==> flow/design.v (excerpt) <==
module FIR_low_pass_filter(
	input clk,
	input rst,
	input [7:0]FIR_IN,
	output reg [16:0]FIR_OUT
);
Size: roughly 1300 cells after synthesis, about 27 I/O pins, about 15000 µm² of cells after synthesis.
Settings: LEC_CHECK=0, CAP_MARGIN=20, CORE_MARGIN=2, CORE_UTILIZATION=71, CTS_CLUSTER_DIAMETER=372, SLEW_MARGIN=20; clock period 11.1 ns.
run.sh (not shown) runs the stock make flow with config.mk's settings and CLKGATE_MAP_FILE=.
Then changed:
CORE_UTILIZATION = 72   (was 71)
CTS_CLUSTER_DIAMETER = unset   (was 372)
SETUP_SLACK_MARGIN = -0.16   (was unset)
clock period = 3.84 ns   (was 11.1 ns; I/O delays follow)
=> The changed run finished with setup timing left. Final area grows by a few percent. Register-to-register slack is worse by 6.9 ns. Sequential cell count stays the same. Core utilization increases by 4.9 points. Final cell count came out higher by a few percent. Clock-buffer cell count is higher by 1.
Then changed:
SETUP_SLACK_MARGIN = -0.23   (was -0.16)
clock period = 3.49 ns   (was 3.84 ns; I/O delays follow)
The new run reached the layout checks and failed them: setup timing.
Maximum frequency went down by a few percent.
Setup slack degrades by 0.47 ns.
Utilization went up by 1.8 points.
Then changed:
ABC_AREA = 1   (was unset)
PLACE_DENSITY_LB_ADDON = 0.2   (was unset)
SETUP_SLACK_MARGIN = 0.37   (was -0.23)
Effect: The new run completed and failed the layout checks on setup timing. Hold slack improved by 0.0049 ns. Clock skew stays flat. Cell count is higher by about a fifth. Wire length is higher by well over a third. Fmax is higher by a little under a tenth. Cell area is higher by roughly a tenth. Worst setup slack improved by 0.32 ns.
Then changed:
ABC_AREA = unset   (was 1)
CORE_UTILIZATION = 40   (was 72)
PLACE_DENSITY_LB_ADDON = unset   (was 0.2)
SETUP_SLACK_MARGIN = unset   (was 0.37)
clock period = 7.0 ns   (was 3.49 ns; I/O delays follow)
Effect:
- The new run completed without violations
- fmax goes down by about 13%
- synthesized area goes down by 6.0%
- critical path depth goes up by 2
- routed wire length goes down by 34%
- die area goes up by 67%
- clock skew goes down by 0.0034 ns
- worst setup slack gets better by 2.9 ns
- sequential cell count is unchanged
- via count goes down by 29%

========
## quartz
The RTL this note starts from:
==> flow/design.v <==
module FIR_low_pass_filter(
	input clk,
	input rst,
	input [7:0]FIR_IN,
	output reg [16:0]FIR_OUT
);
reg[7:0] delay_pipeline1;
reg[7:0] delay_pipeline2;
reg[7:0] delay_pipeline3;
reg[7:0] delay_pipeline4;
reg[7:0] delay_pipeline5;
reg[7:0] delay_pipeline6;
reg[7:0] delay_pipeline7;
reg[7:0] delay_pipeline8;
reg[7:0] delay_pipeline9;
wire[7:0] coeff1 = 8'd7;	 
wire[7:0] coeff2 = 8'd5;
wire[7:0] coeff3 = 8'd51;
wire[7:0] coeff4 = 8'd135;
wire[7:0] coeff5 = 8'd179;
wire[7:0] coeff6 = 8'd135;
wire[7:0] coeff7 = 8'd51;
wire[7:0] coeff8 = 8'd5;
wire[7:0] coeff9 = 8'd7;
reg signed [16:0] multi_data1 ; 
reg signed [16:0] multi_data2 ;
reg signed [16:0] multi_data3 ;
reg signed [16:0] multi_data4 ;
reg signed [16:0] multi_data5 ;
reg signed [16:0] multi_data6 ;
reg signed [16:0] multi_data7 ;
reg signed [16:0] multi_data8 ;
reg signed [16:0] multi_data9 ;
always@(posedge clk or negedge rst)
if(!rst)
begin
	delay_pipeline1 <= 8'b0 ;
	delay_pipeline2 <= 8'b0 ;
	delay_pipeline3 <= 8'b0 ;
	delay_pipeline4 <= 8'b0 ;
	delay_pipeline5 <= 8'b0 ;
	delay_pipeline6 <= 8'b0 ;
	delay_pipeline7 <= 8'b0 ;
	delay_pipeline8 <= 8'b0 ;
	delay_pipeline9 <= 8'b0 ;
end
else
begin
	delay_pipeline1 <= FIR_IN;
	delay_pipeline2 <= delay_pipeline1 ;
	delay_pipeline3 <= delay_pipeline2 ;
	delay_pipeline4 <= delay_pipeline3 ;
	delay_pipeline5 <= delay_pipeline4 ;
	delay_pipeline6 <= delay_pipeline5 ;
	delay_pipeline7 <= delay_pipeline6 ;
	delay_pipeline8 <= delay_pipeline7 ;
	delay_pipeline9 <= delay_pipeline8 ;
end
always@(posedge clk or negedge rst)  
	if(!rst)
		multi_data1 <= 17'b0 ;
	else
		multi_data1 <= delay_pipeline1*coeff1 ;
always@(posedge clk or negedge rst)  
	if(!rst)
		multi_data2 <= 17'b0 ;
	else
		multi_data2 <= delay_pipeline2*coeff2 ;
always@(posedge clk or negedge rst)  
	if(!rst)
		multi_data3 <= 17'b0 ;
	else
		multi_data3 <= delay_pipeline3*coeff3 ;
always@(posedge clk or negedge rst)  
	if(!rst)
		multi_data4 <= 17'b0 ;
	else
		multi_data4 <= delay_pipeline4*coeff4 ;
always@(posedge clk or negedge rst)  
	if(!rst)
		multi_data5 <= 17'b0 ;
	else
		multi_data5 <= delay_pipeline5*coeff5 ;
always@(posedge clk or negedge rst)  
	if(!rst)
		multi_data6 <= 17'b0 ;
	else
		multi_data6 <= delay_pipeline6*coeff6 ;
always@(posedge clk or negedge rst)  
	if(!rst)
		multi_data7 <= 17'b0 ;
	else
		multi_data7 <= delay_pipeline7*coeff7 ;
always@(posedge clk or negedge rst)  
	if(!rst)
		multi_data8 <= 17'b0 ;
	else
		multi_data8 <= delay_pipeline8*coeff8 ;
always@(posedge clk or negedge rst)  
	if(!rst)
		multi_data9 <= 17'b0 ;
	else
		multi_data9 <= delay_pipeline9*coeff9 ;
always@(posedge clk or negedge rst)
	if(!rst)
		FIR_OUT <= 16'b0 ;
	else
		FIR_OUT <= multi_data1 + multi_data2 + multi_data3 + multi_data4 +multi_data5 + multi_data6 + multi_data7 + multi_data8 + multi_data9 ;
endmodule
export LEC_CHECK = 0
export ABC_AREA = 1
export CAP_MARGIN = 20
export CORE_MARGIN = 2
export CORE_UTILIZATION = 71
export HOLD_SLACK_MARGIN = 0.3
export PLACE_DENSITY_LB_ADDON = 0.09
export SLEW_MARGIN = 20
create_clock -name core_clock -period 3.92 [get_ports {clk}]
Input-level comparison between fjord and quartz:
- CORE_UTILIZATION now 51, was 71
- PLACE_DENSITY_LB_ADDON no longer set, was 0.09
- ABC_AREA no longer set, was 1
- HOLD_SLACK_MARGIN no longer set, was 0.3
- the clock period (ns, I/O delays scaled along) now 4.56, was 3.92
Results
quartz → fjord: post-synthesis cell count from yosys shrank by 346, number of instances in the placed design fell by 244, final cell count moved down. Summary of fjord over quartz: synthesis-to-layout area growth climbed 0.35 points; number of sinks on the clock net barely changed; xor/xnor cell area share of the yosys netlist climbed 1.7 points. The wire length of fjord was superior to that of quartz. Looking at quartz and fjord, the total number of sequential cells is a wash. The post-route minimum period in fjord was higher than what quartz gave. [diff] worst setup slack, fjord relative to quartz: improvement.
